==> design/flow/design.v <==
module fifo #(parameter WIDTH = 592, DEPTH = 4) (
    input  logic                 clk,
    input  logic                 rst_n,
    input  logic                 pop,
    input  logic                 push,
    input  logic [WIDTH-1:0]     write_data,
    output logic [WIDTH-1:0]     read_data,
    output logic                 fifo_full,
    output logic                 fifo_empty
);
    logic [WIDTH-1:0] buffer [0:DEPTH-1];
    logic [$clog2(DEPTH)-1:0] read_pointer, write_pointer;
    logic [$clog2(DEPTH):0]   count;
    assign fifo_empty = (count == 0);
    assign fifo_full  = (count == DEPTH);
    assign read_data = buffer[read_pointer];
    always_ff @(posedge clk or negedge rst_n) begin
        if (!rst_n)
            count <= 0;
        else if (push && !fifo_full && !(pop && !fifo_empty))
            count <= count + 1;
        else if (pop && !fifo_empty && !(push && !fifo_full))
            count <= count - 1;
    end
    always_ff @(posedge clk or negedge rst_n) begin
        if (!rst_n) begin
            write_pointer <= 0;
            for (int k = 0; k < DEPTH; k++)
                buffer[k] <= 0;
        end 
        else if (push && !fifo_full) begin
            buffer[write_pointer] <= write_data;
            if (write_pointer == DEPTH-1)
                write_pointer <= 0;          
            else
                write_pointer <= write_pointer + 1;
        end
    end
    always_ff @(posedge clk or negedge rst_n) begin
        if (!rst_n) begin
            read_pointer <= 0;
        end
        else if (pop && !fifo_empty) begin
            if (read_pointer == DEPTH-1)
                read_pointer <= 0;           
            else
                read_pointer <= read_pointer + 1;
        end
    end
endmodule
module header_parser (
	input  logic         clk,
	input  logic         rst_n,
	input  logic         beat_valid,    
	input  logic [7:0]   beat_data,
	input  logic         beat_last,     
	output logic         meta_valid,    
	output logic [367:0] metadata
	);
localparam HDR_BYTES = 48;
logic [7:0]  hdr [0:HDR_BYTES-1];
logic [15:0] byte_cnt;                      
always_ff @(posedge clk or negedge rst_n) begin
	if (!rst_n) begin
		byte_cnt <= 0;
		for (int k = 0; k < HDR_BYTES; k++)
			hdr[k] <= 0;
	end
	else if (beat_valid) begin
		if (beat_last) begin
			byte_cnt <= 0;
			for (int k = 0; k < HDR_BYTES; k++)
				hdr[k] <= 0;
		end
		else begin
			for (int k = 0; k < HDR_BYTES; k++)
				if (byte_cnt == k)
					hdr[k] <= beat_data;
			if (byte_cnt != 16'hFFFF)
				byte_cnt <= byte_cnt + 1;
		end
	end
end
logic [7:0] h [0:HDR_BYTES-1];
genvar i;
generate
	for (i = 0; i < HDR_BYTES; i++) begin : BYPASS
		assign h[i] = (beat_valid && byte_cnt == i) ? beat_data : hdr[i];
	end
endgenerate
logic [47:0]  dest_mac, src_mac;
logic [15:0]  eth_type, total_length;
logic [3:0]   version, ihl;
logic [7:0]   protocol;
logic [31:0]  src_ip, dest_ip;
logic [111:0] payload;
logic [15:0]  pkt_bytes;
logic [15:0]  csum;
logic [15:0]  flags;
assign dest_mac     = {h[0], h[1], h[2], h[3], h[4], h[5]};
assign src_mac      = {h[6], h[7], h[8], h[9], h[10], h[11]};
assign eth_type     = {h[12], h[13]};
assign version      = h[14][7:4];
assign ihl          = h[14][3:0];
assign total_length = {h[16], h[17]};
assign protocol     = h[23];
assign src_ip       = {h[26], h[27], h[28], h[29]};
assign dest_ip      = {h[30], h[31], h[32], h[33]};
generate
	for (i = 0; i < 14; i++) begin : PAY
		assign payload[8*i +: 8] = h[34+i];
	end
endgenerate
assign pkt_bytes = (byte_cnt == 16'hFFFF) ? 16'hFFFF : byte_cnt + 16'd1;
logic [19:0] word_sum;
logic [16:0] fold1;
always_comb begin
	word_sum = 0;
	for (int w = 0; w < 10; w++)
		word_sum = word_sum + {4'b0, h[14+2*w], h[15+2*w]};
end
assign fold1 = {1'b0, word_sum[15:0]} + {13'b0, word_sum[19:16]};
assign csum  = fold1[15:0] + {15'b0, fold1[16]};
logic is_ipv4, is_ipv6, is_short, csum_ok, len_ok;
assign is_ipv4  = (eth_type == 16'h0800);
assign is_ipv6  = (eth_type == 16'h86DD);
assign is_short = (pkt_bytes < HDR_BYTES);
assign csum_ok  = is_ipv4 && (version == 4'd4) && (ihl == 4'd5) && (csum == 16'hFFFF);
assign len_ok   = is_ipv4 && ({1'b0, total_length} + 17'd14 == {1'b0, pkt_bytes});
assign flags    = {11'b0, len_ok, csum_ok, is_short, is_ipv6, is_ipv4};
assign meta_valid = beat_valid && beat_last;
assign metadata   = {flags, csum, pkt_bytes, payload, dest_ip, src_ip,
                     protocol, total_length, version, ihl, eth_type,
                     src_mac, dest_mac};
endmodule
module packet_parser (
	input  logic         clk,
	input  logic         rst_n,       
	input  logic         s_tvalid,
	input  logic [7:0]   s_tdata,
	input  logic         s_tlast,
	output logic         s_tready,
	output logic         m_tvalid,
	input  logic         m_tready,
	output logic [367:0] m_tdata
	);
localparam METADATA_WIDTH = 368;
logic                      fifo_full, fifo_empty;
logic                      push;
logic [METADATA_WIDTH-1:0] write_data;
assign s_tready = !fifo_full;
header_parser parser (
	.clk        (clk),
	.rst_n      (rst_n),
	.beat_valid (s_tvalid && s_tready),
	.beat_data  (s_tdata),
	.beat_last  (s_tlast),
	.meta_valid (push),
	.metadata   (write_data)
);
fifo #(.WIDTH(METADATA_WIDTH), .DEPTH(4)) meta_fifo (
	.clk        (clk),
	.rst_n      (rst_n),
	.pop        (m_tready),
	.push       (push),
	.write_data (write_data),
	.read_data  (m_tdata),
	.fifo_full  (fifo_full),
	.fifo_empty (fifo_empty)
);
assign m_tvalid = !fifo_empty;
endmodule
==> design/flow/run.sh <==
#!/bin/bash
# the make line also repeats each setting of config.mk as NAME=value (left out here)
make -C /OpenROAD-flow-scripts/flow DESIGN_CONFIG=/design/flow/config.mk WORK_HOME=/design/flow/orfs CLKGATE_MAP_FILE= finish
==> design/flow/config.mk <==
export PLATFORM = sky130hd
export DESIGN_NAME = packet_parser
export DESIGN_NICKNAME = packet_parser
export VERILOG_FILES = /design/flow/design.v
export SDC_FILE = /design/flow/constraint.sdc
export NUM_CORES = 4
export LEC_CHECK = 0
export ABC_AREA = 0
export CAP_MARGIN = 20
export CELL_PAD_IN_SITES_GLOBAL_PLACEMENT = 0
export CORE_MARGIN = 2
export CORE_UTILIZATION = 61
export CTS_CLUSTER_DIAMETER = 162
export PLACE_DENSITY_LB_ADDON = 0.02
export SETUP_SLACK_MARGIN = 1.29
export SLEW_MARGIN = 20
export TNS_END_PERCENT = 95
==> design/flow/constraint.sdc <==
create_clock -name core_clock -period 8.1 [get_ports {clk}]
set_input_delay 1.6200 -clock core_clock [delete_from_list [all_inputs] [get_ports {clk}]]
set_output_delay 1.6200 -clock core_clock [all_outputs]
set_load 0.01 [all_outputs]
==> results.txt, run 1 <==
The full implementation flow was run.

The run finished, with violations left. The layout checks failed on negative setup slack. The initial DRC count stands at 7,512. Counting flops with an async set or reset pin after synthesis yields a share of 100%.

By instance count, the cell type seen most on the critical path is sky130_fd_sc_hd__a21o_1. The clock network power share stands at 36.2%. In this run the clock root is driven by a sky130_fd_sc_hd__clkbuf_16.

The number of failing setup endpoints in the final timing report stands at 68. After Yosys synthesis, full adders, half adders and majority gates account for 3.53% of the synthesized area. On the critical path the data arrives at 12,220 ps. Clock latency on the worst-skew pair, taken at its later pin, is 810 ps. Among cell families on the critical path, the largest total delay comes from adder cells.

TritonCTS built the clock tree. After synthesis, the share of cell area in mux cells is 9.38%. The level count of the clock H-tree stands at 4. The synthesis stats list as the most numerous cell sky130_fd_sc_hd__dfrtp_1. The detailed placer reported the number of placed instances as 10,500. The Yosys warning count stands at 5. STA classifies the critical path startpoint as a primary input. The post-synth count of flops with an enable pin is 0.

For this run, the slowest stage of the critical path takes 510 ps. The area share of and-or/or-and cells after synthesis stands at 17.3%. Of the total power, registers draw 42.0%.

The first global-routing pass estimated 395 mm of wire. The internal power of the cells totals 0.0162 W. The initial core utilization stands at 61.5%. In the synthesized netlist, the number of instances is 8,375. Data on the critical path is required at its endpoint by 8820 ps. The sum of buffers and inverters on the critical path stands at 7. In this run the remaining antenna-violating nets after routing total 0.

The total cells reported by yosys after synthesis stands at 8,375. The overall power stands at 0.0238 W. The combinational cell power stands at 0.00518 W. The clock net in this run drives a total of 1,835 sinks. The run reported a max-capacitance violation count of 0.

Per the OpenROAD floorplan log, the area of the die is 142,000 µm². The number of global-route vias before repair came to 65,900. For reference, the post-synthesis area per instance comes to 10.1 µm². In this run the worst setup path terminates at meta_fifo.buffer[2][355].

The leftover overflow at the end of global routing stands at 0. In the power breakdown, the biggest contributor is registers. The I/O pin total stands at 383.

The fraction of the yosys area taken by sequential cells stands at 54.2%. The biggest fanout along the worst timing path stands at 4. Detailed routing inserted a total of 67,300 vias.

The relative slew slack stands at 21.8%. The fmax stands at 0.0869 GHz. Across all stage logs, warnings added up to 85. Wires add up to 257 mm.

TritonRoute output was used to compute an average wire per cell of 23.6 µm. For reference, XOR and XNOR gates occupy 0.900% of the area reported after synthesis. Per the STA report, the cell with the highest stage delay on the worst path is sky130_fd_sc_hd__fa_1. Total global-route track usage over all layers is 36.2%. Sorting the synthesized cells by area gives the leading types as sky130_fd_sc_hd__dfrtp_1 54%, sky130_fd_sc_hd__mux2i_1 8.7%, sky130_fd_sc_hd__o21ai_0 8.4%. Across all register-to-register paths, the minimum setup slack is -3260 ps. STA classifies the critical path endpoint as a flop.

The clock edge transition at the registers on the reported setup and hold paths stands at 60 ps. The startpoint identified for the worst register-to-register timing path is parser.byte_cnt[12]. The tightest min-delay check is of the flop to flop type. OpenSTA lists the critical path startpoint as s_tvalid.

Sorting the Yosys area breakdown by cell type puts at the top sky130_fd_sc_hd__dfrtp_1. The highest supply drop recorded on VDD is 0.285 mV. Between the synthesized netlist and the finished layout, the area growth was recorded as 18.9%. The finished design was reported to have a net count of 9,132. According to the floorplan log, the row count is 136. The pin count of the biggest net entering global routing stands at 194. The number of buffers inserted by port buffering stands at 371. The TritonCTS buffer count stands at 186. The final timing report gives a worst setup slack of -3400 ps.

The commonest cells after synthesis are 1,835 x sky130_fd_sc_hd__dfrtp_1, 1,497 x sky130_fd_sc_hd__nand2_1, 1,428 x sky130_fd_sc_hd__o21ai_0, 736 x sky130_fd_sc_hd__mux2i_1, 596 x sky130_fd_sc_hd__clkbuf_1. Buffers inserted to repair hold after CTS numbered 0. Looking at the hold checks, the worst path lands on meta_fifo.buffer[0][304]. Measured along the y axis, the die boundary spans 377 µm. The path depth of the worst reg2reg path stands at 47. After synthesis, the chip area reported by Yosys is 84,700 µm². The die is 377 µm wide.

The number of optimization iterations in the first detailed-route pass stands at 8. Looking at hold timing, the worst path starts from meta_fifo.buffer[0][304]. The routed design could run at a clock period as short as 11,500 ps.

The count of pins over their slew limit stands at 0. The worst hold path passes through 2 cells. The final clock period utilization by the worst path stands at 142%.

According to the floorplan report, the placeable core area is 138,000 µm². In this run, synthesis produced a sequential element count of 1,835. Looking at the cell usage after synthesis, the top flip-flop cell is sky130_fd_sc_hd__dfrtp_1. The routability congestion estimate stands at 0.974.

Before any placement, the netlist area is recorded as 84,700 µm². The flow reports power dissipated in sequential cells as 0.0100 W. The post-route clock skew stands at 34.1 ps. The critical path in this run is classified as primary input to flop.

The HPWL after detailed placement stands at 161 mm. The power density over cell area stands at 236 nW/µm². STA lists the endpoint of the worst register-to-register path as meta_fifo.buffer[2][355]. The area share of and/or/nand/nor cells after synthesis stands at 9.40%. In this run the number of cells on the critical path is 47. After detailed routing, the number of vias per cell comes to 6.18. The finished layout holds 10,900 standard cells, fillers aside. The switching power share of the total stands at 32.0%.

Among the non-sequential cells, AND-OR/OR-AND gates take the most area. Setup repair after global routing could not meet its margin everywhere. The final-report hold violation count stands at 0. The portion of synthesized cell area occupied by the leading cell type stands at 54.2%. For the clock group, total power comes out at 0.00861 W.

After detailed routing, the number of remaining DRC violations is 0. The power report puts the net switching power at 0.00762 W. The longest clock path from root to sink contains 3 buffers. Per the OpenROAD power report, leakage power amounts to 44.4 nW. For the pin with the worst max-slew slack, the measured transition is 1170 ps. The combinational share of power stands at 21.8%. The number of antenna violations at the first check in global routing is 9.

The number of unique standard cell types used by synthesis stands at 85.
==> through the flow <==
stage / area [µm²] / hold slack, ps / setup WS (ps) / utilization [%] / TNS, ps
after global placement: 93800 / 460 / -4790 / 68.1 / -251870
final: 101000 / 475 / -3400 / 73.1 / -171420
after CTS: 100000 / 482 / -3370 / 72.9 / -165740
after detailed placement: 93800 / 469 / -4920 / 68.1 / -259980
after floorplan: 85100 / 448 / -3760 / - / -176230
after global routing: 101000 / 497 / -3710 / 73.1 / -189470
==> cell type report <==
| cell class | instances | area, µm² |
|---|---|---|
| antenna | 1 | 2.50 |
| clock buffer | 275 | 5420 |
| clock inverter | 51 | 669 |
| fill | 10100 | 37000 |
| inverter | 522 | 1960 |
| multi-input combinational | 5370 | 35300 |
| sequential | 1835 | 45900 |
| tap | 1794 | 2240 |
| timing repair buffer | 1035 | 9220 |
==> metal layers <==
layer  share of wire (%)  vias up  global-route usage [%]
li1                    -    30300                       -
met1                  42    33700                    52.1
met2                  46     2858                    56.0
met3                 9.0      446                    7.01
met4                 3.0       14                    11.3
met5               0.033        -                       0
==> timing repair <==
item                                    4_1_cts  5_1_grt
pin swaps                                    41       15
buffers inserted                             22       10
endpoints found under the setup margin       68       68
gates resized                                58       65
==> inputs of run 2 (changes only) <==
- ABC_AREA: 0 -> 1
- CAP_MARGIN: 20 -> 35
- CORE_UTILIZATION: 61 -> 58
- CTS_CLUSTER_DIAMETER: 162 -> 31
- PLACE_DENSITY_LB_ADDON: 0.02 -> not set
- SETUP_SLACK_MARGIN: 1.29 -> not set
- clock period: 8.1 -> 2.83 ns (I/O delays scaled with it)
==> run 2 against run 1 <==
Net effect: final cell count is 30% higher; critical path type is now flop to flop; the layout still fails its checks (negative setup slack); hold slack got worse by 260 ps; die area increased by 7.8%; largest power group is now combinational logic; design area rose by 23%.
==> results.txt, run 2 <==
The full implementation flow was run.

For reference, the critical path is captured by meta_fifo.buffer[1][355]. After layout, the worst setup slack is -7420 ps. The actual slew at the worst max-slew pin stands at 811 ps. Pin placement for this block handled 383 I/O pins. The part of the power in registers stands at 27.3%.

Clock-pin slew was measured on the worst setup and hold paths at 50 ps. The synthesized instance count stands at 10,200. After synthesis, the design contains 10,200 cells according to Yosys.

The worst register-to-register path begins at parser.byte_cnt[13]. The total die size stands at 153,000 µm². The number of antenna violations at the first check in global routing stands at 3. The routability congestion estimate stands at 0.982. The final-report hold violation count stands at 0.

The total global-route track usage stands at 39.8%. The number of cells on the worst reg-to-reg path is 66. The share of synthesized cell area in full adder, half adder and majority cells stands at 3.42%. The end-of-flow timing check tallies setup violations at 602. The sum of buffers and inverters on the critical path stands at 11.

Entering global routing, the biggest net connects 118 pins. In the final timing run, aggregate negative setup slack is -733,400 ps. Summing the areas of all and, or, nand and nor instances in the mapped netlist gives 14.4% of the synthesized area. Per the GRT congestion report, total overflow comes to 0. The final timing report lists a max-slew violation count of 0.

The number of synthesized flops with an enable pin stands at 0. STA lists the endpoint of the worst register-to-register path as meta_fifo.buffer[1][355]. The post-synthesis share of cell area spent on xor and xnor gates stands at 0.373%. The vertical die dimension stands at 391 µm. The post-synthesis mux area share stands at 0.0130%. sky130_fd_sc_hd__nand2_1 is the most common cell in the netlist.

The internal portion of the total power is 0.0908 W. The register-to-register path setup slack stands at -7420 ps. The endpoint required time on the critical path stands at 3670 ps. The clock net in this run drives a total of 1,835 sinks.

The initial DRC count stands at 8,844. The area recorded from the Yosys report for this design is 86,900 µm². STA reports the tightest min-delay check as being of type primary input to async pin. The cell area that synthesis handed to floorplanning was 86,900 µm².

TritonRoute reported its final design rule violation total as 0. Counting I/O delays and the setup requirement, the final critical path takes 10,250 ps. Power attributed to the clock group is 0.0483 W. Before placement the cells fill 58.2% of the core. A synthesized cell averages 8.52 µm².

The peak supply drop stands at 0.880 mV. Compared with the post-synthesis result, the final layout area differs by 42.7%. The skew report gives the latency at the later pin of the worst-skew pair as 970 ps. Grouping stages by cell kind, the critical path spends the most delay in simple AND/OR/NAND/NOR gates.

The async set-or-reset flop fraction in the synthesized netlist stands at 100%. The via count of the routed design stands at 84,900. The TritonCTS buffer count stands at 396. In the power breakdown, the biggest contributor is combinational logic. The worst-case setup slack after placement stands at -7660 ps. The fmax stands at 0.0976 GHz. STA classifies the critical path endpoint as a flop. The largest single stage delay on the critical path is 570 ps. For this run, the detailed router reports a per-instance via density of 5.99. The synthesized netlist devotes 20.4% of its cell area to compound gates. The slowest stage of the critical path is the sky130_fd_sc_hd__fa_2 cell. The cell that appears most often on the critical path is sky130_fd_sc_hd__nor2_4.

Total power normalized to cell area comes to 1140 nW/µm². The Yosys warning count stands at 5. Setup repair after global routing could not meet its margin everywhere.

The instance count on the critical path stands at 66. Sequential elements use 52.9% of the synthesized area. sky130_fd_sc_hd__dfrtp_1 takes more of the synthesized area than any other cell. The portion of synthesized cell area occupied by the leading cell type stands at 52.9%. The power report lists the combinational group at 0.0543 W. The H-tree was split into 5 levels. The biggest fanout along the worst timing path stands at 5. Yosys reports that the most numerous cell types are 2,443 x sky130_fd_sc_hd__nand2_1, 1,835 x sky130_fd_sc_hd__dfrtp_1, 1,605 x sky130_fd_sc_hd__o21ai_0, 1,248 x sky130_fd_sc_hd__inv_1, 774 x sky130_fd_sc_hd__a21oi_1. The overall power stands at 0.141 W. Combinational logic burns 38.5% of the power. Summing over the stages, the warning tally comes to 50.

The reported leakage power stands at 59.6 nW. The number of global-route vias before repair came to 82,100. Per the detail_route report, routed wire per instance is 23.6 µm.

Yosys attributes the largest share of cell area to sky130_fd_sc_hd__dfrtp_1 53%, sky130_fd_sc_hd__nand2_1 11%, sky130_fd_sc_hd__o21ai_0 9.2%. The area taken by sequential standard cells is reported as 45,900 µm². Per the OpenROAD floorplan log, the area of the core is 149,000 µm². The remaining antenna violation count stands at 0.

The combinational cell area excluding buffers and inverters stands at 37,900 µm². TritonCTS built the clock tree. The first global-routing pass estimated 471 mm of wire. Yosys mapped the design onto 55 distinct sky130hd cell types. According to the finish report, the design has a final net count of 12,100.

The endpoint arrival time on the critical path stands at 11,090 ps. The worst setup path is launched from a flop. In the synthesized netlist, the dominant kind of combinational cell is AND-OR/OR-AND gates. The max-capacitance violation count stands at 0. Per STA, the startpoint of the critical path is parser.byte_cnt[13]. The net switching power of the design stands at 0.0503 W. Per the synth stats, the flop cell with the highest instance count is sky130_fd_sc_hd__dfrtp_1. The clock tree buffer depth stands at 4. The number of optimization iterations in the first detailed-route pass stands at 7. The layout checks failed on negative setup slack. The total number of placement rows stands at 142. The horizontal extent of the die stands at 391 µm.

The post-route clock skew stands at 72.5 ps. The switching power share of the total stands at 35.7%. The HPWL after detailed placement stands at 192 mm. The number of buffers inserted by port buffering stands at 371. The relative slew slack stands at 45.4%. The share of total power dissipated in the clock network is 34.2%.

Sequential cells consume a total of 0.0385 W. Post-route period utilization is reported as 362%. For reference, the most critical setup path is categorized as flop to flop. The number of fill cells in the layout stands at 8,329. The flip-flop and latch count after synthesis stands at 1,835. Looking at the clock tree report, the root buffer type is sky130_fd_sc_hd__clkbuf_16. The routed wire length stands at 335 mm. The run finished, with violations left. The cell area after layout stands at 124,000 µm². The instance area at placement stands at 102,000 µm².
## run 2: layout make-up
class	count	area share, %
Clock inverter	220	2.44
Antenna cell	5	0.0101
Timing Repair inverter	1	0.0131
Multi-Input combinational cell	6451	30.6
Inverter	1262	3.90
Sequential cell	1835	37.1
Timing Repair Buffer	1967	15.3
Tap cell	1944	1.96
Clock buffer	490	8.80
## run 2: metal layers
metal / wire (µm) / vias to the layer above / GRT usage [%]
li1: - / 36800 / -
met1: 124000 / 41800 / 52.4
met2: 155000 / 5104 / 63.4
met3: 33400 / 1284 / 7.41
met4: 22700 / 4 / 19.9
met5: 31 / - / 0
## run 2: repair_timing
item,4_1_cts,5_1_grt
hold buffers,1,0
endpoints found under the setup margin,460,802
cloned,22,38
hold endpoints to repair,146,0
pin swaps,56,229
buffers inserted,91,203
resized,338,1723
## run 2: through the flow
step / hold WS [ps] / std cells / util [%]
finish: 216 / 14200 / 83.0
global placement: 462 / 13200 / 68.5
floorplan: 270 / 10200 / -
global route: 240 / 14200 / 83.0
CTS: 196 / 14000 / 79.3
detailed placement: 465 / 13200 / 68.5
==> inputs of run 3 (changes only) <==
- ABC_AREA: 1 -> not set
- CAP_MARGIN: 35 -> 20
- CELL_PAD_IN_SITES_GLOBAL_PLACEMENT: 0 -> not set
- CORE_UTILIZATION: 58 -> 71
- CTS_CLUSTER_DIAMETER: 31 -> not set
- CTS_CLUSTER_SIZE: not set -> 100
- PLACE_DENSITY: not set -> 0.6
- TNS_END_PERCENT: 95 -> 5
- clock period: 2.83 -> 14.7 ns (I/O delays scaled with it)
==> run 3 against run 2 <==
Net effect: now clean on timing, DRC and antenna; sequential power fell by 86%; global-route usage is 1.5 points higher; first-iteration DRC count grew 1.2%; synthesized cell count down 18%; total power down 91%; utilization shrank 2.1 points; setup slack better by 8100 ps; register-to-register slack improved by 9300 ps; clock power shrank about 90%; sequential share of layout area is 11 points higher; clock skew is 28 ps lower; critical path type is now primary input to flop; critical endpoint is now meta_fifo.buffer[2][355].
==> results.txt, run 3 <==
The full implementation flow was run.

The synthesis report names the predominant flop master as sky130_fd_sc_hd__dfrtp_1. The wire length recorded after detailed routing is 249 mm. In this run, power in combinational logic comes to 0.00276 W. In the power breakdown, the internal column shows 0.00886 W.

The clock period minus final worst setup slack stands at 14,050 ps. The logs give a warning total of 101. The vertical die dimension stands at 349 µm. The fraction of the yosys area taken by sequential cells stands at 54.2%. Counting flops with a built-in enable in the synthesized netlist gives 0. The data required time reported for the critical path is 15,450 ps. The area share of and/or/nand/nor cells after synthesis stands at 9.40%. For reference, the final report shows the hold violation count at 0. A synthesized cell averages 10.1 µm². The top cell type by area accounts for 54.2% of the synthesized area. The area of the mapped netlist stands at 84,700 µm². The highest supply drop recorded on VDD is 0.236 mV. The floorplan step records an initial core utilization of 71.6%. Across all hold checks on the routed design, the worst slack comes to 478 ps. The transition time recorded at the tightest slew-check pin is 1190 ps.

Of all nets on the critical path, the largest fanout is 6. The worst setup path is captured at a flop. The total cells reported by yosys after synthesis stands at 8,375. In this run, power in flip-flops and latches comes to 0.00553 W. The switching portion of total power comes to 32.0%.

The hold-critical path depth stands at 2. The slowest stage of the critical path belongs to the cell sky130_fd_sc_hd__or4_1. The number of antenna violations at the first check in global routing stands at 12.

In this design, the largest share of critical-path delay is due to adder cells. STA lists the endpoint of the worst register-to-register path as meta_fifo.buffer[2][355]. The max-capacitance violation count stands at 0. In the synthesized netlist, the cells that appear most often are 1,835 x sky130_fd_sc_hd__dfrtp_1, 1,497 x sky130_fd_sc_hd__nand2_1, 1,428 x sky130_fd_sc_hd__o21ai_0, 736 x sky130_fd_sc_hd__mux2i_1, 596 x sky130_fd_sc_hd__clkbuf_1. The detailed router placed 67,000 vias in this run. Among all cell types in the netlist, the one instantiated most often is sky130_fd_sc_hd__dfrtp_1. OpenSTA lists the critical path endpoint as meta_fifo.buffer[2][355]. The post-route clock skew stands at 44.4 ps. The remaining antenna violation count stands at 0. The end-of-flow timing check tallies setup violations at 0. The number of global-route vias before repair stands at 66,500.

The final timing summary puts the cycle share of the worst path at 95.6%. Detailed placement finished with a half-perimeter wire length of 150 mm. The horizontal extent of the die stands at 349 µm.

The fmax stands at 0.0712 GHz. The worst setup path is launched from a primary input. The report puts the cell count of the worst reg-to-reg path at 46. In this run, power in the clock network comes to 0.00475 W.

Yosys reported a register bit count of 1,835. Clock latency on the worst-skew pair, taken at its later pin, is 850 ps. The combinational share of power stands at 21.2%. The final sum of negative setup slack stands at 0 ps. The detailed router finished its first iteration with 8,954 violations. Multiplexer cells account for 9.38% of the synthesized area. The run finished with no timing, DRC or antenna violations. The growth of design area from synthesis to finish stands at 13.1%. In this run the post-CTS setup repair buffer count came out at 0. After filler insertion, the fill cell instance count of the layout stands at 7,236. According to the hold report, the worst path is of the flop to flop type.

In the post-synthesis netlist, the biggest area contributors are sky130_fd_sc_hd__dfrtp_1 54%, sky130_fd_sc_hd__mux2i_1 8.7%, sky130_fd_sc_hd__o21ai_0 8.4%. For this run, the detailed router reports a per-instance via density of 6.60. The synthesis run identifies the leading combinational cell family as AND-OR/OR-AND gates.

The total die size stands at 122,000 µm². The reported leakage power stands at 41.8 nW. The share of total power dissipated in sequential elements is 42.4%.

Headroom to the max-slew limit came out at 20.6%. The pin count of the biggest net entering global routing stands at 244. At the worst endpoint, the arrival time is 14,800 ps. The post-synthesis share of cell area spent on xor and xnor gates stands at 0.900%. The synthesized design spends more area on one cell type than any other, namely sky130_fd_sc_hd__dfrtp_1.

The chip area line in the Yosys stat output reads 84,700 µm². The synthesized instance count stands at 8,375. 383 I/O pins were placed. The async set-or-reset flop fraction in the synthesized netlist stands at 100%.

Looking at hold timing, the worst path starts from meta_fifo.buffer[0][167]. The total number of placement rows stands at 126. TritonCTS built the clock tree. The biggest cell delay along the critical path stands at 580 ps. The leftover overflow at the end of global routing stands at 0. The Yosys warning count stands at 5.

After Yosys synthesis, full adders, half adders and majority gates account for 3.53% of the synthesized area. In this run the critical register-to-register path is launched from parser.byte_cnt[0]. In this design, the critical path's most frequently occurring cell is sky130_fd_sc_hd__a21o_1. The first-pass GRT wire length stands at 387 mm. Per the CTS log, the root buffer master is sky130_fd_sc_hd__clkbuf_16. The core region is 118,000 µm². The total global-route track usage stands at 41.2%.

The switching component of the power was reported as 0.00417 W. For this run, the post-layout net count is 8,658. The detailed-route DRC error count stands at 0. The number of optimization iterations in the first detailed-route pass stands at 13. The register-to-register path setup slack stands at 1910 ps. The clock network power share stands at 36.4%. The number of unique standard cell types used by synthesis stands at 85. Of all power groups, the one with the highest power is registers. The clock tree buffer depth stands at 3.

The count of buffers added on input and output ports is 371. Looking at the setup timing report, the critical path kind is primary input to flop. The clock tree synthesis step divided the H-tree into 4 levels. Pins over their slew limit in the final report were tallied at 0.

For reference, the critical path is launched at s_tvalid. The number of clock sinks came to 1,835. The TritonCTS buffer count stands at 181. The final weighted congestion recorded by global placement is 0.985. Per the post-run analysis, buffers plus inverters along the critical path come to 4. The instance count on the critical path stands at 46. Per the detail_route report, routed wire per instance is 24.5 µm.

Looking at the worst setup and hold paths, the clock pins of their registers show a slew of 60 ps. STA shows the worst min-delay path finishing at meta_fifo.buffer[0][167]. The script computed a power per unit cell area of 136 nW/µm². The synthesized netlist devotes 17.3% of its cell area to compound gates.
## run 3: final cells by class
cell class | count | area [µm²] | share of cell area, %
flip-flops and latches | 1835 | 45900 | 48.0
multi-input cells | 5370 | 34500 | 36.1
clock buffers | 276 | 5440 | 5.68
repair buffers | 566 | 5350 | 5.58
inverters | 522 | 1960 | 2.05
well taps | 1536 | 1920 | 2.01
clock inverters | 50 | 629 | 0.657
diodes | 7 | 17.5 | 0.0183
## run 3: timing repair
action                                  4_1_cts  5_1_grt
resized                                       0        3
hold buffers                                  0        0
endpoints found under the setup margin        0        4
## run 3: stage by stage
| step | cells | cell area, µm² | power [W] | util [%] | setup slack [ps] |
|---|---|---|---|---|---|
| detailed placement | 9828 | 89600 | 0.00829 | 75.8 | -69.7 |
| global placement | 9827 | 89600 | 0.00824 | 75.8 | 141 |
| global route | 10200 | 95700 | 0.0134 | 81.0 | -9.80 |
| CTS | 10200 | 95700 | 0.0130 | 80.9 | 691 |
| finish | 10200 | 95800 | 0.0130 | 81.0 | 648 |
| floorplan | 8385 | 84700 | 0.00724 | - | 442 |
## run 3: routing by layer
metal,share of wire [%],GRT usage [%],routed length [µm]
met1,38,56.7,95800
met2,45,62.3,113000
met3,11,11.0,28400
met4,4.7,18.5,11700
met5,0.018,0,45
==> inputs of run 4 (changes only) <==
- CORE_UTILIZATION: 71 -> 59
- CTS_CLUSTER_SIZE: 100 -> not set
- PLACE_DENSITY: 0.6 -> not set
- SETUP_SLACK_MARGIN: not set -> 2.15
- TNS_END_PERCENT: 5 -> not set
- clock period: 14.7 -> 8.8 ns (I/O delays scaled with it)
==> run 4 against run 3 <==
Net effect: now fails the layout checks on negative setup slack; final cell count up 7.9%; total power rose by 69%; design area is 5.1% higher; clock skew down 10 ps; sequential share of layout area is 2.3 points lower; clock-buffer cell count up 9; critical path depth unchanged; register-to-register slack worse by 4600 ps; clock power rose by 71%; setup slack got worse by 3500 ps; hold slack got worse by 3.3 ps; synthesized cell count stayed put; largest cell class unchanged; largest power group unchanged; highest routed layer unchanged.
==> results.txt, run 4 <==
The full implementation flow was run.

The CTS log lists the clock sinks for this run as 1,835. Counting flops with an async set or reset pin after synthesis yields a share of 100%. The mapped netlist covers 84,700 µm². The fmax stands at 0.0860 GHz. The run did not pass the layout checks because of negative setup slack.

STA classifies the critical path startpoint as a primary input. Per the OpenROAD floorplan log, the area of the die is 147,000 µm². Entering global routing, the biggest net connects 233 pins. The instance count on the critical path stands at 46. In the post-route report, total wirelength is listed as 257 mm. Tracing the worst setup path back leads to its startpoint at s_tvalid. The pre-antenna-repair detailed-routing pass consisted of 8 iterations. The final core utilization stands at 70.4%. The number of global-route vias before repair was 65,200.

The global-route met2 utilization stands at 52.6%. The flow ran to the end, but the layout failed its checks. Sorting the Yosys area breakdown by cell type puts at the top sky130_fd_sc_hd__dfrtp_1. STA shows the worst min-delay path finishing at meta_fifo.buffer[0][293]. The register-to-register path setup slack stands at -2640 ps.

The path depth of the worst reg2reg path stands at 46. The timing report gives the clock slew at the launch and capture registers of the worst setup and hold paths as 60 ps. The detailed-route DRC error count stands at 0.

The clock tree buffer depth stands at 3. Overall power consumption after layout is estimated at 0.0221 W. The final timing report derives a shortest allowable period of 11,630 ps. Global routing used 5.52% of the available met3 tracks. The number of antenna violations at the first check in global routing is 3. The number of OpenROAD warnings stands at 110. The share of total power dissipated in the clock network is 36.8%. The HPWL after detailed placement stands at 160 mm. Global routing consumed, on the met1 layer, 51.8% of the routing resources. Counting every instance in the synthesized netlist gives 8,375. After Yosys synthesis, full adders, half adders and majority gates account for 3.53% of the synthesized area. The net switching power of the design stands at 0.00706 W. By area, the combinational part of the netlist is dominated by AND-OR/OR-AND gates. The switching power share of the total stands at 32.0%.

Along the critical path, the tally of buffer and inverter instances is 6. The number of unique standard cell types used by synthesis stands at 85. The power report puts the leakage power at 44.3 nW. The congestion estimate from routability-driven global placement came to 0.967. The critical path maximum fanout is 4. The relative slew slack stands at 16.7%.

The power report lists cell-internal power as 0.0150 W. The peak supply drop stands at 0.342 mV. On the critical path the largest part of the delay comes from simple AND/OR/NAND/NOR gates.

Looking at the gate-level netlist, the highest instance count belongs to sky130_fd_sc_hd__dfrtp_1. The capture point of the critical path was reported as meta_fifo.buffer[2][355]. The tool flagged a number of max-cap violations equal to 0. Setup repair after global routing could not meet its margin everywhere.

As reported, the later end of the worst-skew pair has a clock insertion delay of 820 ps. Looking at the setup timing report, the critical path kind is primary input to flop. According to the floorplan report, the die height is 383 µm. TritonCTS built the clock tree. The number of failing setup endpoints in the final timing report stands at 68. The area share of and-or/or-and cells after synthesis stands at 17.3%. STA lists the endpoint of the worst register-to-register path as meta_fifo.buffer[2][355]. Of the post-synthesis cell area, the part taken by muxes is 9.38%. The horizontal extent of the die stands at 383 µm. The flip-flop and latch count after synthesis stands at 1,835. Per the synthesis report, the XOR/XNOR share of the synthesized area is 0.900%. The initial core utilization stands at 59.2%. The post-route clock skew stands at 34.4 ps. The part of the power in registers stands at 41.7%. Setup slack on the critical path of the routed design comes to -2830 ps. The number of hold buffers added after CTS was 0.

Post-synth the commonest register cell is sky130_fd_sc_hd__dfrtp_1. Combinational cells account for 21.5% of the total power. Relative to the synthesized area, the layout overhead comes to 18.8%. The initial DRC count stands at 6,752. The most numerous cell type found on the critical path is sky130_fd_sc_hd__a21o_1. The portion of synthesized cell area occupied by the leading cell type stands at 54.2%. In the final report, the number of pins over their slew limit comes to 0.

The combinational cell power stands at 0.00475 W. Nets still carrying antenna violations after routing amount to 0. The final clock period utilization by the worst path stands at 132%. Looking at the reg2reg group, the worst path starts from parser.byte_cnt[12]. The slowest stage of the critical path is the sky130_fd_sc_hd__fa_2 cell. The fraction of the yosys area taken by sequential cells stands at 54.2%. Checking hold timing, the worst path is listed with class flop to flop. The core region is 143,000 µm².

The number of fill cells in the layout stands at 11,000. A synthesized cell averages 10.1 µm². In this run the number of H-tree levels came out at 4.

The synthesized netlist has a Yosys-reported chip area of 84,700 µm². For reference, simple AND, OR, NAND and NOR cells occupy 9.40% of the area reported after synthesis. The first-pass GRT wire length stands at 396 mm.

Looking at hold timing, the worst path starts from meta_fifo.buffer[0][293]. The worst setup path is captured at a flop. Yosys printed 5 warnings. The total cells reported by yosys after synthesis stands at 8,375. The power density over cell area stands at 219 nW/µm². The leftover overflow at the end of global routing stands at 0.

In this run, power in flip-flops and latches comes to 0.00921 W. Endpoints failing hold in the final report were tallied at 0. In the global route stage, overall resource usage came out at 35.0%.

The main area contributors are sky130_fd_sc_hd__dfrtp_1 54%, sky130_fd_sc_hd__mux2i_1 8.7%, sky130_fd_sc_hd__o21ai_0 8.4%. In this run, synthesis inferred 0 flip-flops with an integrated enable. The I/O pin total stands at 383.

The number of buffers inserted by port buffering stands at 371. The pin closest to its max-slew limit shows a slew of 1250 ps. According to the timing report, the arrival time at the worst endpoint equals 12,360 ps. The endpoint required time on the critical path stands at 9530 ps. The worst-case setup slack after placement stands at -4270 ps. The number of cells on the worst hold path is listed as 2.

The total number of placement rows stands at 139. By count the netlist is led by 1,835 x sky130_fd_sc_hd__dfrtp_1, 1,497 x sky130_fd_sc_hd__nand2_1, 1,428 x sky130_fd_sc_hd__o21ai_0, 736 x sky130_fd_sc_hd__mux2i_1, 596 x sky130_fd_sc_hd__clkbuf_1. CTS placed an instance of sky130_fd_sc_hd__clkbuf_16 at the clock tree root. The TritonCTS buffer count stands at 187. Clock network power for this build is 0.00811 W. In the final design database the tool counted 9,091 nets. The via count of the routed design stands at 66,800. The routed length per placed instance stands at 23.4 µm. The global router reports that the layer with the highest usage is met2. The script logs the ratio of routed vias to standard cells as 6.09. The largest part of the power goes to registers. Among all stages on the critical path, the maximum delay recorded is 580 ps.
-- run 4: stage by stage --
stage / cells / TNS [ps] / instance area (µm²) / hold WS (ps)
after global routing: 11000 / -152500 / 101000 / 496
after CTS: 11000 / -118790 / 100000 / 482
after detailed placement: 10600 / -211390 / 93500 / 469
final: 11000 / -127680 / 101000 / 475
after floorplan: 8385 / -138150 / 85100 / 448
after global placement: 10600 / -204760 / 93500 / 460
-- run 4: timing repair --
action	CTS	global route
setup endpoints to repair	68	68
buffers inserted	12	13
resized	51	66
pin swaps	32	30
-- run 4: layout make-up --
cell class / instances / area [µm²] / share of cell area [%]
sequential: 1835 / 45900 / 45.6
multi-input combinational: 5370 / 35200 / 35.0
timing repair buffer: 993 / 8790 / 8.74
clock buffer: 285 / 5630 / 5.60
tap: 1903 / 2380 / 2.37
inverter: 522 / 1960 / 1.95
clock inverter: 57 / 673 / 0.669
antenna: 3 / 7.51 / 0.00746
-- run 4: layer usage --
metal | part of all wire [%] | vias up
met5 | 0.0090 | -
met4 | 3.6 | 4
met3 | 7.7 | 456
met2 | 45 | 2537
met1 | 44 | 33600
li1 | - | 30200
==> inputs of run 5 (changes only) <==
- CORE_UTILIZATION: 59 -> 61
- CTS_CLUSTER_SIZE: not set -> 17
- PLACE_DENSITY: not set -> 0.6
- SETUP_SLACK_MARGIN: 2.15 -> 0.75
- clock period: 8.8 -> 7.39 ns (I/O delays scaled with it)
==> run 5 against run 4 <==
Net effect: the layout still fails its checks (negative setup slack); global-route usage increased by 1.3 points; final cell count decreased by 0.47%; register-to-register slack got worse by 1300 ps; setup slack got worse by 1100 ps; total power increased by 19%; first-iteration DRC count increased by 9.0%; critical endpoint unchanged.
==> results.txt, run 5 <==
The full implementation flow was run.

The first detailed-routing pass took 9 iterations. The synthesized design contains 0 enable-type register cells. The max-capacitance violation count stands at 0.

The combinational cell power stands at 0.00574 W. In the setup report, the worst path falls into the class primary input to flop. In this run, synthesis produced a sequential element count of 1,835. Yosys stat counts 8,375 cells in the synthesized netlist. Of the total synthesized cell area, the portion taken by AND, OR, NAND and NOR gates is 9.40%.

The net count of the finished layout is 9,150. The setup slack after layout stands at -3930 ps. Derived from the worst setup path, the maximum achievable clock frequency is 0.0883 GHz. Clock network power for this build is 0.00956 W.

The worst register-to-register path has a depth of 52. For this block, the routed nets add up to 257 mm of wire. The slowest stage of the critical path belongs to the cell sky130_fd_sc_hd__or4_1. The peak supply drop stands at 0.248 mV. The number of unique standard cell types used by synthesis stands at 85.

In this run the biggest area consumer among cell types represents 54.2% of the synthesized area. TritonCTS built the clock tree. The level count of the clock H-tree stands at 4. The routed length per placed instance stands at 23.6 µm.

The async set-or-reset flop fraction in the synthesized netlist stands at 100%. The clock period minus final worst setup slack stands at 11,320 ps. For this design the top-level I/O count stands at 383. The combinational share of power stands at 21.8%. In this run the critical register-to-register path is launched from parser.byte_cnt[8].

Buffers placed on the I/O ports in this run total 371. For this run the detailed placement stage logged an HPWL of 164 mm. Counting instances, the worst hold path has a depth of 2. The synthesized instance count is 8,375. The worst register-to-register path ends at meta_fifo.buffer[2][355].

The number of hold buffers added after CTS was 0. Clock skew on the completed layout was measured at 46.5 ps. Looking at the group totals, the largest power group turns out to be registers.

The run did not pass the layout checks because of negative setup slack. The routability congestion estimate stands at 0.994. The script reports the combined buffer and inverter count of the critical path as 16.

In this run the worst setup path terminates at meta_fifo.buffer[2][355]. Checking hold timing, the worst path is listed with class flop to flop. The net switching power of the design stands at 0.00843 W. The biggest cell delay along the critical path stands at 540 ps. The actual slew at the worst max-slew pin stands at 1200 ps.

Entering global routing, the biggest net connects 178 pins. The flow ran to the end, but the layout failed its checks. The number of sinks handled by clock tree synthesis stands at 1,835. The TritonCTS buffer count stands at 186. After synthesis, the chip area reported by Yosys is 84,700 µm². The number of OpenROAD warnings stands at 86.

The growth of design area from synthesis to finish stands at 19.1%. In this run the worst path has a maximum fanout of 4. For this run, the final setup violation count is recorded as 68. The area of the mapped netlist stands at 84,700 µm².

The synthesis stats list as the most numerous cell sky130_fd_sc_hd__dfrtp_1. The vertical die dimension stands at 377 µm. Using the TritonRoute via totals, the vias-per-cell ratio works out to 6.17. The leftover overflow at the end of global routing stands at 0. Among the stages of the critical path, the cell type that occurs most often is sky130_fd_sc_hd__buf_4. Sorting the Yosys area breakdown by cell type puts at the top sky130_fd_sc_hd__dfrtp_1.

The first global-routing pass estimated 396 mm of wire. The switching power share of the total stands at 32.1%. According to the timing report, the data required time at the worst endpoint equals 8150 ps. The detailed router placed 67,400 vias in this run. Looking at the cell usage after synthesis, the top flip-flop cell is sky130_fd_sc_hd__dfrtp_1. For reference, the top cells by area after synthesis are sky130_fd_sc_hd__dfrtp_1 54%, sky130_fd_sc_hd__mux2i_1 8.7%, sky130_fd_sc_hd__o21ai_0 8.4%. The critical path runs through a total of 52 cells. The share of synthesized cell area in full adder, half adder and majority cells stands at 3.53%. The relative slew slack stands at 19.1%.

In this run the mean area of a mapped cell was 10.1 µm². The detailed-route DRC error count stands at 0. The clock network power share stands at 36.4%. The fraction of the yosys area taken by sequential cells stands at 54.2%. After synthesis, the most frequently instantiated cells are 1,835 x sky130_fd_sc_hd__dfrtp_1, 1,497 x sky130_fd_sc_hd__nand2_1, 1,428 x sky130_fd_sc_hd__o21ai_0, 736 x sky130_fd_sc_hd__mux2i_1, 596 x sky130_fd_sc_hd__clkbuf_1. Clock tree synthesis selected as its root buffer the cell sky130_fd_sc_hd__clkbuf_16. The number of antenna violations at the first check in global routing is 7.

The floorplan has 136 rows. The most critical hold endpoint after final layout shows a slack of 475 ps. The cell family contributing the most delay on the critical path is adder cells. The internal portion of the total power is 0.0178 W. The clock edge transition at the registers on the reported setup and hold paths stands at 60 ps.

Of the available clock period, the critical path in the final layout requires 153%. The count of pins over their slew limit stands at 0. For hold timing, the worst endpoint is meta_fifo.buffer[0][163].

In this run the standard cell core region covers 138,000 µm². The horizontal extent of the die stands at 377 µm. STA classifies the critical path startpoint as a primary input. In this run the most critical hold path is launched from meta_fifo.buffer[0][163]. According to the timing report, the critical path is launched from s_tvalid. The remaining antenna violation count stands at 0. By area, the combinational part of the netlist is dominated by AND-OR/OR-AND gates.

Per the OpenROAD floorplan log, the area of the die is 142,000 µm². For reference, compound AND-OR and OR-AND cells occupy 17.3% of the area reported after synthesis. The worst setup path is captured at a flop. For the worst-skew pair, the clock arrives at the later sink with an insertion delay of 830 ps. At the floorplan stage, the core utilization is reported as 61.5%. The power density over cell area stands at 261 nW/µm².

The Yosys step of the flow raised 5 warnings. The number of global-route vias before repair stands at 65,800. Summed over all routing layers, the global router reports a total usage of 36.3%. The leakage power in the latest report is 44.6 nW. Setup repair after global routing could not meet its margin everywhere. The clock passes through at most 3 buffers. The initial DRC count stands at 7,360. The data arrival time reported for the critical path is 12,080 ps.

The register-to-register path setup slack stands at -3930 ps. The final sum of negative setup slack stands at -202,920 ps. The part of the power in registers stands at 41.8%. Per the final timing report, the hold violations number 0. After Yosys synthesis, XOR and XNOR cells account for 0.900% of the synthesized area. The sequential group power stands at 0.0110 W. The post-synthesis mux area share stands at 9.38%.
## run 5: per-layer routing
layer / global-route usage, % / vias up / routed length (µm)
li1: - / 30300 / -
met1: 52.7 / 33700 / 109000
met2: 55.3 / 2808 / 118000
met3: 6.26 / 499 / 20900
met4: 13.1 / 12 / 9250
met5: 0 / - / 126
## run 5: layout make-up
class                      instances  area (µm²)
clock inverter                    75         801
timing repair buffer            1053        9340
multi-input combinational       5370       35100
sequential                      1835       45900
inverter                         522        1960
antenna                            1        2.50
tap                             1794        2240
clock buffer                     266        5430
fill                           10000       36800
## run 5: through the flow
stage	power (W)	setup WS [ps]	instance area [µm²]	utilization, %	cells
floorplan	0.0144	-4330	85100	-	8385
global placement	0.0167	-5270	94000	68.3	10600
detailed placement	0.0168	-5350	94000	68.3	10600
CTS	0.0263	-3850	100000	73.0	10900
global route	0.0272	-4330	101000	73.2	10900
finish	0.0263	-3930	101000	73.2	10900
## run 5: what timing repair did
item / CTS / global route
setup buffers: 14 / 10
endpoints found under the hold margin: 0 / 0
pin swaps: 33 / 17
gates resized: 32 / 66
setup endpoints to repair: 68 / 68
==> inputs of run 6 (changes only) <==
- CTS_CLUSTER_SIZE: 17 -> 40
- SETUP_SLACK_MARGIN: 0.75 -> 0.87
==> run 6 against run 5 <==
Net effect: highest routed layer unchanged; sequential share of layout area stayed put; global-route usage unchanged; clock skew did not move; routed wire length stayed put; still fails the layout checks on negative setup slack; design area unchanged; first-iteration DRC count did not move; register-to-register slack about the same; critical path type unchanged; clock power hardly changed; combinational power is essentially flat.
==> results.txt, run 6 <==
The full implementation flow was run.

The total global-route track usage stands at 36.3%. The cell-internal power stands at 0.0178 W. Row generation in the floorplan step produced 136 rows. The initial DRC count stands at 7,360. The cell type that accounts for the most area after synthesis is sky130_fd_sc_hd__dfrtp_1. The cell area after layout stands at 101,000 µm². The part of the power in registers stands at 41.8%. Summing all placed instances gives a cell area of 94,000 µm². The yosys synthesis chip area stands at 84,700 µm². The vertical die dimension stands at 377 µm.

For reference, XOR and XNOR gates occupy 0.900% of the area reported after synthesis. The endpoint identified for the worst register-to-register timing path is meta_fifo.buffer[2][355]. The detailed router placed 67,400 vias in this run.

Max-cap violations in this run came to 0. The combinational cell power stands at 0.00574 W. The final-layout worst hold slack stands at 475 ps. Across the routed clock network, the largest skew measured is 46.5 ps. The number of synthesized flops with an enable pin stands at 0. Relative to the synthesized area, the layout overhead comes to 19.1%. The source-to-sink clock delay at the later pin of the worst-skew pair stands at 830 ps.

Failing layout checks were recorded as negative setup slack. The number of antenna violations at the first check in global routing stands at 7. The area share of and-or/or-and cells after synthesis stands at 17.3%. The hold-critical path depth stands at 2. For this design, the slowest cell found on the critical path is sky130_fd_sc_hd__or4_1. The clock H-tree reported by CTS has 4 levels.

The clock period minus final worst setup slack stands at 11,320 ps. The leftover overflow at the end of global routing stands at 0. The number of global-route vias before repair stands at 65,800. The switching power share of the total stands at 32.1%. STA classifies the critical path startpoint as a primary input.

The total clock network power stands at 0.00956 W. Per the synth log, the flip-flop and latch total comes to 1,835. Once detailed placement completed, the half-perimeter wirelength came to 164 mm. The net switching power of the design stands at 0.00843 W. The final-report hold violation count stands at 0.

The clock network power share stands at 36.4%. The register-to-register path setup slack stands at -3930 ps. The power density over cell area stands at 261 nW/µm². Summing the areas of all and, or, nand and nor instances in the mapped netlist gives 9.40% of the synthesized area. The worst hold path belongs to the class flop to flop. The run finished, with violations left. The number of sinks handled by clock tree synthesis stands at 1,835. The clock tree buffer depth stands at 3. Per the CTS log, the root buffer master is sky130_fd_sc_hd__clkbuf_16. STA lists the startpoint of the worst hold path as meta_fifo.buffer[0][163]. The number of fill cells in the layout stands at 10,000. TritonCTS built the clock tree. The synthesis report names the predominant flop master as sky130_fd_sc_hd__dfrtp_1. Sequential elements use 54.2% of the synthesized area. Routability-driven placement finished with a final weighted congestion of 0.994. STA classifies the critical path endpoint as a flop.

The worst VDD IR drop from the latest analysis is 0.248 mV. The total cells reported by yosys after synthesis stands at 8,375. The max-slew check reports its worst relative slack as 19.1%. Per STA, the worst path accumulates the most delay in the family adder cells. After detailed routing, the total wire length is 257 mm. CTS added clock buffers totalling 186. The report shows a maximum critical-path fanout of 4. The Yosys warning count stands at 5.

Data arrives at the worst endpoint at 12,080 ps. The area of the mapped netlist stands at 84,700 µm². Among the non-sequential cells, AND-OR/OR-AND gates take the most area. In this run, the synthesized area fraction spent on adder and majority cells is recorded as 3.53%. Combinational logic is responsible for 21.8% of the overall power. The setup path with the least slack is of type primary input to flop.

The area of the core stands at 138,000 µm². The total die size stands at 142,000 µm². Setup repair after global routing could not meet its margin everywhere. The sum of buffers and inverters on the critical path stands at 16. Per STA, the library cell used most along the worst path is sky130_fd_sc_hd__buf_4. The design draws 0.0263 W. The final clock period utilization by the worst path stands at 153%. For this design the static power due to leakage is 44.6 nW. The post-synthesis mux area share stands at 9.38%. The async set-or-reset flop fraction in the synthesized netlist stands at 100%. The path depth of the worst reg2reg path stands at 52.

The report puts the hold buffer count at CTS at 0. The initial core utilization stands at 61.5%. Entering global routing, the biggest net connects 178 pins. By area the synthesized netlist is led by sky130_fd_sc_hd__dfrtp_1 54%, sky130_fd_sc_hd__mux2i_1 8.7%, sky130_fd_sc_hd__o21ai_0 8.4%. The number of unique standard cell types used by synthesis stands at 85. All stages included, the depth of the critical timing path comes to 52. Synthesis produced 8,375 cells.

The number of OpenROAD warnings stands at 86. Setup violations remaining at the end of the flow were counted as 68. By count the netlist is led by 1,835 x sky130_fd_sc_hd__dfrtp_1, 1,497 x sky130_fd_sc_hd__nand2_1, 1,428 x sky130_fd_sc_hd__o21ai_0, 736 x sky130_fd_sc_hd__mux2i_1, 596 x sky130_fd_sc_hd__clkbuf_1.

The average cell area after synthesis stands at 10.1 µm². The count of pins over their slew limit stands at 0. The I/O pin total stands at 383. The endpoint required time on the critical path stands at 8150 ps.

The routed length per placed instance stands at 23.6 µm. The biggest cell delay along the critical path stands at 540 ps. The fmax stands at 0.0883 GHz. The remaining antenna violation count stands at 0. Hold analysis lists the worst path endpoint as meta_fifo.buffer[0][163]. Dividing the detail-routed via count by the number of cells gives 6.17. The horizontal die dimension reported for this design is 377 µm. The critical path in the final layout is reported with a setup slack of -3930 ps. Looking at the gate-level netlist, the highest instance count belongs to sky130_fd_sc_hd__dfrtp_1. The first-pass GRT wire length stands at 396 mm. In this run the worst setup path terminates at meta_fifo.buffer[2][355].

The dominant power group in this design is registers. The portion of synthesized cell area occupied by the leading cell type stands at 54.2%. Per report_power, the Sequential row totals 0.0110 W. The most critical setup path has its startpoint at s_tvalid. The number of buffers inserted by port buffering stands at 371.

The pin closest to its max-slew limit shows a slew of 1200 ps. The launch point of the worst register-to-register path is recorded as parser.byte_cnt[8]. According to the report, the first pass of detailed routing completed in 9 iterations. The detailed-route DRC error count stands at 0. For reference, the clock transition at the flip-flops on the worst setup and hold paths is 60 ps. The post-layout net count stands at 9,150.
-- run 6: final cells by class --
| cell class | instances | area, µm² | area share, % |
|---|---|---|---|
| clock buffers | 266 | 5430 | 5.39 |
| flip-flops and latches | 1835 | 45900 | 45.5 |
| diodes | 1 | 2.50 | 0.00248 |
| clock inverters | 75 | 801 | 0.794 |
| repair buffers | 1053 | 9340 | 9.26 |
| inverters | 522 | 1960 | 1.94 |
| well taps | 1794 | 2240 | 2.23 |
| multi-input cells | 5370 | 35100 | 34.8 |
-- run 6: per-stage QoR --
step / instances / worst slack [ps] / TNS (ps) / util (%)
2_1_floorplan: 8385 / -4330 / -214850 / -
3_3_place_gp: 10600 / -5270 / -279110 / 68.3
3_5_place_dp: 10600 / -5350 / -285030 / 68.3
4_1_cts: 10900 / -3850 / -192700 / 73.0
5_1_grt: 10900 / -4330 / -229670 / 73.2
6_report: 10900 / -3930 / -202920 / 73.2
-- run 6: per-layer routing --
layer  wire length [µm]  share of wire [%]  track usage (%)
met5                126              0.049                0
met4               9250                3.6             13.1
met3              20900                8.1             6.26
met1             109000                 42             52.7
met2             118000                 46             55.3
-- run 6: what timing repair did --
item | 4_1_cts | 5_1_grt
endpoints found under the setup margin | 68 | 68
resized | 32 | 66
buffers inserted | 14 | 10
pin swaps | 33 | 17
==> inputs of run 7 (changes only) <==
- CAP_MARGIN: 20 -> 40
- CORE_UTILIZATION: 61 -> 40
- CTS_CLUSTER_DIAMETER: not set -> 390
- CTS_CLUSTER_SIZE: 40 -> not set
- SETUP_SLACK_MARGIN: 0.87 -> not set
- clock period: 7.39 -> 13.5 ns (I/O delays scaled with it)
==> run 7 against run 6 <==
Net effect: now clean on timing, DRC and antenna; sequential power shrank 45%; non-clock buffer count shrank 276; setup slack gained 4400 ps; sequential share of layout area is essentially flat; critical path type unchanged; critical endpoint is now meta_fifo.buffer[0][355].
==> results.txt, run 7 <==
The full implementation flow was run.

The run finished with no timing, DRC or antenna violations. During synthesis, Yosys emitted a total of 5 warnings. Routability-driven placement finished with a final weighted congestion of 0.925. The number of cells on the worst reg-to-reg path is 46. Dividing the synthesized area by the synthesized cell count gives 10.1 µm². The floorplan has 168 rows. The area of the mapped netlist stands at 84,700 µm². The total global-route track usage stands at 24.8%. The number of unique standard cell types used by synthesis stands at 85.

After routing the design area is 101,000 µm². Looking at the critical path, the single cell with the biggest stage delay is sky130_fd_sc_hd__or4_4. Of all cell types, the one taking the most synthesized area is sky130_fd_sc_hd__dfrtp_1. The combinational cell power stands at 0.00320 W. The number of synthesized flops with an enable pin stands at 0. The count of pins over their slew limit stands at 0. The final sum of negative setup slack stands at 0 ps. The number of optimization iterations in the first detailed-route pass stands at 10. The count of nets left with antenna violations once routing finished came out at 0. The script extracted a net switching power of 0.00475 W. The max-capacitance violation count stands at 0. The share of synthesized cell area in full adder, half adder and majority cells stands at 3.53%. The worst hold path begins at meta_fifo.buffer[0][187].

In this run the worst setup path begins at s_tvalid. Once the floorplan was initialized, standard cells occupied 40.3% of the core. The total die size stands at 215,000 µm². For reference, the top logic cell family by area is AND-OR/OR-AND gates. The level count of the clock H-tree stands at 4. The detailed-routing wirelength on met1 stands at 122 mm. The clock network power share stands at 37.7%.

The clock period minus final worst setup slack stands at 13,000 ps. The post-synthesis share of cell area spent on xor and xnor gates stands at 0.900%. In the final layout, the fill cell count is 19,300.

Total power for the finished layout comes to 0.0148 W. The cell count after placement stands at 11,300. Per the timing report, the achievable frequency comes out to 0.0769 GHz. The routed wire length stands at 271 mm. In this run the top signal layer used is met5. According to the Yosys statistics, the synthesized design has a chip area of 84,700 µm². The worst register-to-register path ends at meta_fifo.buffer[0][355].

The script logs the ratio of routed vias to standard cells as 5.57. The power density over cell area stands at 147 nW/µm². Together, buffers and inverters on the worst path number 6. Detailed routing placed a total of 121 mm of wire on met2. In this run the worst setup path terminates at meta_fifo.buffer[0][355].

The met3 layer wire length in the routed design stands at 19.2 mm. Looking at the critical path, the highest net fanout was 12. The number of cells reported by Yosys stat comes to 8,375. OpenROAD reports that the post-layout worst path occupies 96.3% of the period. Detailed placement reports a standard cell area of 93,300 µm². The synthesis report gives the async set-or-reset register share as 100%.

The post-synthesis mux area share stands at 9.38%. The combinational share of power stands at 21.7%. The leftover overflow at the end of global routing stands at 0.

The via count of the routed design stands at 65,000. The leakage component of the power was reported as 43.6 nW. The post-route clock skew stands at 45.7 ps. The worst setup path is captured at a flop. The number of sinks handled by clock tree synthesis stands at 1,835. The commonest register cell is sky130_fd_sc_hd__dfrtp_1. By startpoint and endpoint, the worst setup path is classified as primary input to flop. The number of global-route vias before repair is 64,000. The area of the core stands at 210,000 µm². Setup repair after global routing left no endpoint under its margin. For the worst reg-to-reg path, the startpoint reported by OpenROAD is parser.byte_cnt[13]. The finished design was reported to have a net count of 8,881.

The clock edge transition at the registers on the reported setup and hold paths stands at 60 ps. The first global-routing pass estimated 411 mm of wire. In this run, flip-flops and latches consume 40.7% of the power.

The number of clock buffers added by TritonCTS is 193. For this run the detailed placement stage logged an HPWL of 172 mm. The number of failing setup endpoints in the final timing report stands at 0. Net switching is 32.1% of the power. Yosys attributes the largest share of cell area to sky130_fd_sc_hd__dfrtp_1 54%, sky130_fd_sc_hd__mux2i_1 8.7%, sky130_fd_sc_hd__o21ai_0 8.4%. In this design, the largest share of critical-path delay is due to simple AND/OR/NAND/NOR gates.

Setup slack on the worst reg-to-reg path comes out at 1410 ps. On the worst path, the slowest cell contributes a delay of 550 ps. The number of buffers inserted by port buffering stands at 371.

The synthesized design contains 1,835 register bits. The actual slew at the worst max-slew pin stands at 1130 ps. The portion of synthesized cell area occupied by the leading cell type stands at 54.2%. The area share of and-or/or-and cells after synthesis stands at 17.3%. The vertical die dimension stands at 464 µm. Ranked by power, first place goes to registers.

The most frequently used library cell after synthesis is sky130_fd_sc_hd__dfrtp_1. The routed length per placed instance stands at 23.2 µm. In this run the clock root is driven by a sky130_fd_sc_hd__clkbuf_16. The pin count of the biggest net entering global routing stands at 225. TritonCTS built the clock tree. The endpoint arrival time on the critical path stands at 13,750 ps.

The critical path runs through a total of 47 cells. The longest clock path from root to sink contains 3 buffers. The horizontal extent of the die stands at 464 µm. The fraction of the yosys area taken by sequential cells stands at 54.2%. The endpoint required time on the critical path stands at 14,250 ps. The number of OpenROAD warnings stands at 73. The worst setup path is launched from a primary input. The final report lists a non-filler cell total of 11,700. Counting instances, the worst hold path has a depth of 2.

Of the total synthesized cell area, the portion taken by AND, OR, NAND and NOR gates is 9.40%. The relative slew slack stands at 25.0%. The total clock network power stands at 0.00556 W. The final-report hold violation count stands at 0. The number of antenna violations at the first check in global routing stands at 8.

The later pin in the worst-skew pair is clocked with a latency of 870 ps. The script parses the final routing iteration and logs DRC violations as 0. The internal power of the cells totals 0.0100 W. VDD sags by at most 0.216 mV. Sequential cells consume a total of 0.00601 W. Synthesis produced 8,375 cells. STA reports the tightest min-delay check as being of type flop to flop. The initial DRC count stands at 6,936.

Ranked by instance count, the synthesized netlist is headed by 1,835 x sky130_fd_sc_hd__dfrtp_1, 1,497 x sky130_fd_sc_hd__nand2_1, 1,428 x sky130_fd_sc_hd__o21ai_0, 736 x sky130_fd_sc_hd__mux2i_1, 596 x sky130_fd_sc_hd__clkbuf_1. Hold analysis lists the worst path endpoint as meta_fifo.buffer[0][187]. From synthesis to final layout, the design area changed by 18.9%. The I/O pin total stands at 383.
[run 7: layout make-up]
cell class                 count  area, µm²  share of cell area (%)
clock inverter                52        850                   0.843
antenna                        1       2.50                 0.00248
tap                         2805       3510                    3.48
sequential                  1835      45900                    45.6
inverter                     522       1960                    1.95
timing repair buffer         777       7790                    7.73
clock buffer                 293       5810                    5.77
multi-input combinational   5370      34900                    34.6
[run 7: routing by layer]
layer  GRT usage [%]  vias up
met5               0        -
met1            35.6    32600
met4            7.90       10
met2            37.9     2145
li1                -    29800
met3            4.57      398
[run 7: repair_timing]
action,CTS,global route
gates resized,3,63
endpoints found under the setup margin,4,24
pin swaps,0,49
buffers inserted,0,11
hold buffers,0,0
[run 7: through the flow]
step | utilization, % | setup slack (ps) | hold WS [ps]
final | 48.0 | 501 | 475
after global routing | 48.0 | 166 | 495
after CTS | 47.6 | 5.00 | 482
after detailed placement | 44.4 | -872 | 469
after global placement | 44.0 | -765 | 460
after floorplan | - | 13.3 | 448
==> inputs of run 8 (changes only) <==
- ABC_AREA: not set -> 0
- CAP_MARGIN: 40 -> 20
- CELL_PAD_IN_SITES_GLOBAL_PLACEMENT: not set -> 0
- CORE_UTILIZATION: 40 -> 68
- CTS_CLUSTER_DIAMETER: 390 -> 162
- PLACE_DENSITY: 0.6 -> not set
- TNS_END_PERCENT: not set -> 95
- clock period: 13.5 -> 3.12 ns (I/O delays scaled with it)
==> run 8 against run 7 <==
Net effect: synthesized cell count unchanged; utilization up 39 points; total power rose to 4.8 times the previous value; routed wire length up 17%; clock power rose to 4.1 times the previous value; highest routed layer unchanged; the layout now fails its checks (negative setup slack); non-clock buffer count up 880; critical endpoint unchanged; largest cell class unchanged.
==> results.txt, run 8 <==
The full implementation flow was run.

The setup slack after layout stands at -8360 ps. For hold timing, the worst endpoint is meta_fifo.buffer[3][122]. The run finished, with violations left.

In the routed layout, each cell is associated on average with a via count of 6.87. Per the CTS log, the maximum H-tree level is 4. The peak supply drop stands at 0.633 mV. The biggest cell delay along the critical path stands at 580 ps.

The hold-critical path depth stands at 4. Summing the areas of all and, or, nand and nor instances in the mapped netlist gives 9.40% of the synthesized area. The pin count of the biggest net entering global routing stands at 136. The switching power share of the total stands at 33.5%. In this design, the critical path's most frequently occurring cell is sky130_fd_sc_hd__a21o_1. The launch point of the worst min-delay path is recorded as s_tdata[2].

The number of global-route vias before repair stands at 73,300. The synthesis stats list as the most numerous cell sky130_fd_sc_hd__dfrtp_1. In this run, distinct cell masters in the synthesized netlist total 85.

The routed length per placed instance stands at 27.8 µm. The floorplan has 129 rows. The number of optimization iterations in the first detailed-route pass stands at 13. According to the I/O placement log, the pin count is 383.

The clock period minus final worst setup slack stands at 11,480 ps. In the final report, the number of pins over their slew limit comes to 0. The number of antenna violations at the first check in global routing stands at 10. The endpoint arrival time on the critical path stands at 12,210 ps. Clock tree synthesis selected as its root buffer the cell sky130_fd_sc_hd__clkbuf_16.

Looking at the critical path, the single cell with the biggest stage delay is sky130_fd_sc_hd__fa_2. The violated checks flagged are negative setup slack.

The first global-routing pass estimated 422 mm of wire. The number of failing setup endpoints in the final timing report stands at 494. By area the synthesized netlist is led by sky130_fd_sc_hd__dfrtp_1 54%, sky130_fd_sc_hd__mux2i_1 8.7%, sky130_fd_sc_hd__o21ai_0 8.4%.

Looking at the reg2reg group, the worst path starts from parser.byte_cnt[12]. The max-slew check reports its worst relative slack as 23.2%. Per report_power, the Combinational row totals 0.0220 W. According to the hold report, the worst path is of the primary input to flop type. The initial DRC count stands at 13,000. The total cells reported by yosys after synthesis stands at 8,375. Once synthesis finished, the tally of register bits stood at 1,835. The flow reports power dissipated in the clock network as 0.0226 W. Per the OpenROAD floorplan log, the height of the die is 357 µm. Sequential cells burn 36.9% of the power. Yosys reports that the leading cell type by area covers 54.2% of the netlist area. Dividing the final minimum period by the clock period gives 368%. The clock tree buffer depth stands at 3. The dominant power group in this design is registers. The routed wire length stands at 316 mm. The max-capacitance violation count stands at 0.

The commonest register cell is sky130_fd_sc_hd__dfrtp_1. The instance count on the critical path stands at 44. By count the netlist is led by 1,835 x sky130_fd_sc_hd__dfrtp_1, 1,497 x sky130_fd_sc_hd__nand2_1, 1,428 x sky130_fd_sc_hd__o21ai_0, 736 x sky130_fd_sc_hd__mux2i_1, 596 x sky130_fd_sc_hd__clkbuf_1. The area share of and-or/or-and cells after synthesis stands at 17.3%. Per the final timing report, the hold violations number 0. Combinational cells account for 31.1% of the total power.

The sum of buffers and inverters on the critical path stands at 3. In the floorplan report the effective utilization is 68.5%. The floorplan step set the die width to 357 µm. The cell count after placement stands at 10,800. The synthesized design spends more area on one cell type than any other, namely sky130_fd_sc_hd__dfrtp_1. The final report gives the core utilization as 87.0%. Setup repair after global routing could not meet its margin everywhere. The placement summary gives the final routability congestion estimate as 0.992. The net switching power of the design stands at 0.0237 W. The area of the core stands at 124,000 µm².

The number of synthesized flops with an enable pin stands at 0. The path depth of the worst reg2reg path stands at 44. In this run the mean area of a mapped cell was 10.1 µm². The final cell count without fillers stands at 11,400. After synthesis, the share of cell area in mux cells is 9.38%.

The source-to-sink clock delay at the later pin of the worst-skew pair stands at 860 ps. Among the non-sequential cells, AND-OR/OR-AND gates take the most area. The clock arrives with 45.1 ps of skew.
run 8: what timing repair did:
action,CTS,global route
setup endpoints to repair,458,945
gates resized,130,1209
hold buffers,1,0
endpoints found under the hold margin,37,0
setup buffers,53,176
cloned,0,68
pin swaps,62,365
run 8: routing by layer:
layer / global-route usage [%] / wire length [µm] / up-vias
li1: - / - / 31600
met4: 20.7 / 24300 / 8
met2: 66.3 / 141000 / 6291
met3: 10.2 / 42200 / 1752
met1: 58.0 / 108000 / 38300
met5: 0 / 35 / -
run 8: metrics by stage:
step,hold slack [ps],area (µm²)
after floorplan,328,85100
after global placement,460,97900
after detailed placement,468,97900
after CTS,339,105000
after global routing,383,108000
final,354,108000
run 8: final cells by class:
class / count / area [µm²] / share of cell area (%)
Clock buffer: 269 / 5230 / 4.86
Sequential cell: 1835 / 45900 / 42.7
Multi-Input combinational cell: 5370 / 36100 / 33.6
Clock inverter: 55 / 808 / 0.752
Tap cell: 1637 / 2050 / 1.90
Inverter: 522 / 1960 / 1.83
Antenna cell: 7 / 17.5 / 0.0163
Timing Repair Buffer: 1657 / 15400 / 14.3
Power is estimated from default activity; no workload was simulated.
